Design datapath, start of the top module:
module datapath (
    part,
    clock,
    value,
    positive,
    reset,
    counter,
    result
);
    input part;
    input clock;
    input [15:0] value;
    input positive;
    input reset;
    output [15:0] counter;
    output [15:0] result;
    wire [15:0] _65 = 16'b0000000000000000;
    wire [15:0] _64 = 16'b0000000000000000;
    wire _102;
    wire _100;
    wire _101;
    wire _103;
    wire [15:0] _104;
    wire _96;
    wire _92;
    wire _93;
    wire _90;
    wire _91;
    wire _94;
    wire _95;
    wire _97;
    wire [15:0] _98;
    wire _86;
    wire _84;
    wire _81;
    wire _82;
    wire _79;
    wire _80;
    wire _83;
    wire _85;
    wire _87;
    wire [15:0] _88;
    wire [41:0] _73 = 42'b000000000000000000000010100011110101110001;
    wire [25:0] _71 = 26'b00000000000000000000000000;
    wire [41:0] _72;
    wire [83:0] _74;
    wire [57:0] _75;
    wire [25:0] _70 = 26'b00000000000000000000000000;
    wire [83:0] _76;
    wire [15:0] _77;
    wire [15:0] _78;
    wire [15:0] _89;
    wire [15:0] _99;
    wire [15:0] _105;
    wire [15:0] _67 = 16'b0000000000000001;
    wire [15:0] _68;
    wire [15:0] _62 = 16'b0000000000000000;
    wire [15:0] _58 = 16'b0000000001100100;
    wire [41:0] _53 = 42'b000000000000000000000010100011110101110001;
    wire [25:0] _51 = 26'b00000000000000000000000000;
    wire [41:0] _52;
    wire [83:0] _54;
    wire [57:0] _55;
    wire [25:0] _50 = 26'b00000000000000000000000000;
    wire [83:0] _56;
    wire [15:0] _57;
    wire [31:0] _59;
    wire [15:0] _60;
    wire [15:0] _48 = 16'b0000000000110010;
    wire [15:0] _44 = 16'b0000000001100100;
    wire [41:0] _39 = 42'b000000000000000000000010100011110101110001;
    wire [25:0] _37 = 26'b00000000000000000000000000;
    wire [41:0] _38;
    wire [83:0] _40;
    wire [57:0] _41;
    wire [25:0] _36 = 26'b00000000000000000000000000;
    wire [83:0] _42;
    wire [15:0] _43;
    wire [31:0] _45;
    wire [15:0] _46;
    wire [15:0] _34;
    wire [15:0] _29 = 16'b0000000001100100;
    wire [41:0] _24 = 42'b000000000000000000000010100011110101110001;
  ...
For scale: ~2500 cells after synthesis, about 32 flip-flops, about 52 I/O pins, about 23000 um^2 of cells after synthesis.
Settings: LEC_CHECK=0, CAP_MARGIN=20, CELL_PAD_IN_SITES_DETAIL_PLACEMENT=1, CORE_ASPECT_RATIO=1.26, CORE_MARGIN=2, CORE_UTILIZATION=29, CTS_CLUSTER_DIAMETER=55, SETUP_SLACK_MARGIN=5.0, SLEW_MARGIN=20; clock period 41.2 ns.
run.sh (not shown) runs the stock make flow with config.mk's settings and CLKGATE_MAP_FILE=.
Edit:
Settings changed: CELL_PAD_IN_SITES_DETAIL_PLACEMENT 1 to unset, CORE_ASPECT_RATIO 1.26 to unset, CORE_UTILIZATION 29 to 40, CTS_CLUSTER_DIAMETER 55 to unset, SETUP_SLACK_MARGIN 5.0 to unset.
Clock period 41.2 ns to 40.9 ns, I/O delays scaled along.
Effect: The changed run produced a clean layout; sequential cell count stays the same; synthesized cell count stays the same; first-iteration DRC count rises by 14%; final area shrinks by 7.0%; core utilization rose by 10 points.

* * *

sierra:
Starting RTL as in the previous note.
## datapath
module datapath (
    part,
    clock,
    value,
    positive,
    reset,
    counter,
    result
);
clock: 38.5 ns
lec_check: 0
cap_margin: 20
core_aspect_ratio: 0.5
core_margin: 8
core_utilization: 48
cts_cluster_diameter: 206
cts_cluster_size: 80
gpl_routability_driven: 0
gpl_timing_driven: 0
hold_slack_margin: 0.06
max_routing_layer: met4
place_density: 0.38
slew_margin: 10
tns_end_percent: 40
Per the final summary, sierra finished and its layout is clean on timing, DRC and antenna.
#### Input delta (nickel over sierra)
- removing HOLD_SLACK_MARGIN (formerly 0.06)
- removing PLACE_DENSITY (formerly 0.38)
- removing GPL_ROUTABILITY_DRIVEN (formerly 0)
- changing TNS_END_PERCENT from 40 to 90
- removing CORE_ASPECT_RATIO (formerly 0.5)
- setting PLACE_DENSITY_LB_ADDON to 0.01 for the first time
- changing CORE_UTILIZATION from 48 to 56
- changing CORE_MARGIN from 8 to 2
Results
- Buffering overhead ends up lower on sierra.
- In summary, nickel completed successfully, with a layout that passed the timing, DRC and antenna checks.
- Of the two candidates, sierra has the worse aggregate routed wire length and nickel the better one.
- Final instance count without filler cells: nickel vs sierra down 3.0%
Edits applied to the flow inputs when going from nickel to zinc:
- changing CTS_CLUSTER_SIZE from 80 to 100
- changing CORE_UTILIZATION from 56 to 68
- changing SLEW_MARGIN from 10 to 20
- removing TNS_END_PERCENT (formerly 90)
- removing GPL_TIMING_DRIVEN (formerly 0)
- removing PLACE_DENSITY_LB_ADDON (formerly 0.01)
- removing CTS_CLUSTER_DIAMETER (formerly 206)
- removing MAX_ROUTING_LAYER (formerly met4)
Findings:
When the final numbers for nickel and zinc were put side by side, the worst hold slack turned out to be smaller in nickel. Diff zinc..nickel | number of sequential storage elements | unchanged. Final cycle utilization of the critical path ended up 0.91 points lower on zinc than on nickel. When the final numbers for nickel and zinc were put side by side, the global placement routability congestion turned out to be smaller in nickel.
Here is what was changed in the inputs of amber compared with zinc.
- putting GPL_TIMING_DRIVEN at 0 where nothing was set
- swapping 100 for 80 in CTS_CLUSTER_SIZE
- putting TNS_END_PERCENT at 90 where nothing was set
- swapping 2 for 8 in CORE_MARGIN
- putting CTS_CLUSTER_DIAMETER at 206 where nothing was set
- swapping 20 for 10 in SLEW_MARGIN
- swapping 68 for 56 in CORE_UTILIZATION
- putting HOLD_SLACK_MARGIN at 0.21 where nothing was set
- putting ABC_AREA at 1 where nothing was set
- putting MAX_ROUTING_LAYER at met4 where nothing was set
- putting PLACE_DENSITY_LB_ADDON at 0.01 where nothing was set
- putting SETUP_SLACK_MARGIN at 5.0 where nothing was set
- putting CELL_PAD_IN_SITES_GLOBAL_PLACEMENT at 3 where nothing was set
[summary]
amber: FLW-0024 in global placement without I/O -> run aborted
Compare amber and zinc | initial cell density of the core lower: amber
The number of instances in the synthesized netlist in amber sits 417 above the value recorded for zinc.
amber against zinc: area after synthesis grew by about 5%; share of synthesized cell area in and-or and or-and compound cells shrank by 1.8 points.
Chip area was higher in the run labelled amber.
Changes observed in amber relative to zinc: total number of placement rows increased by 9 relative to the old numbers, post-synthesis average cell area decreased by about 10% relative to the old numbers.
Chip area line of the yosys report went up by a few percent going from zinc to amber.
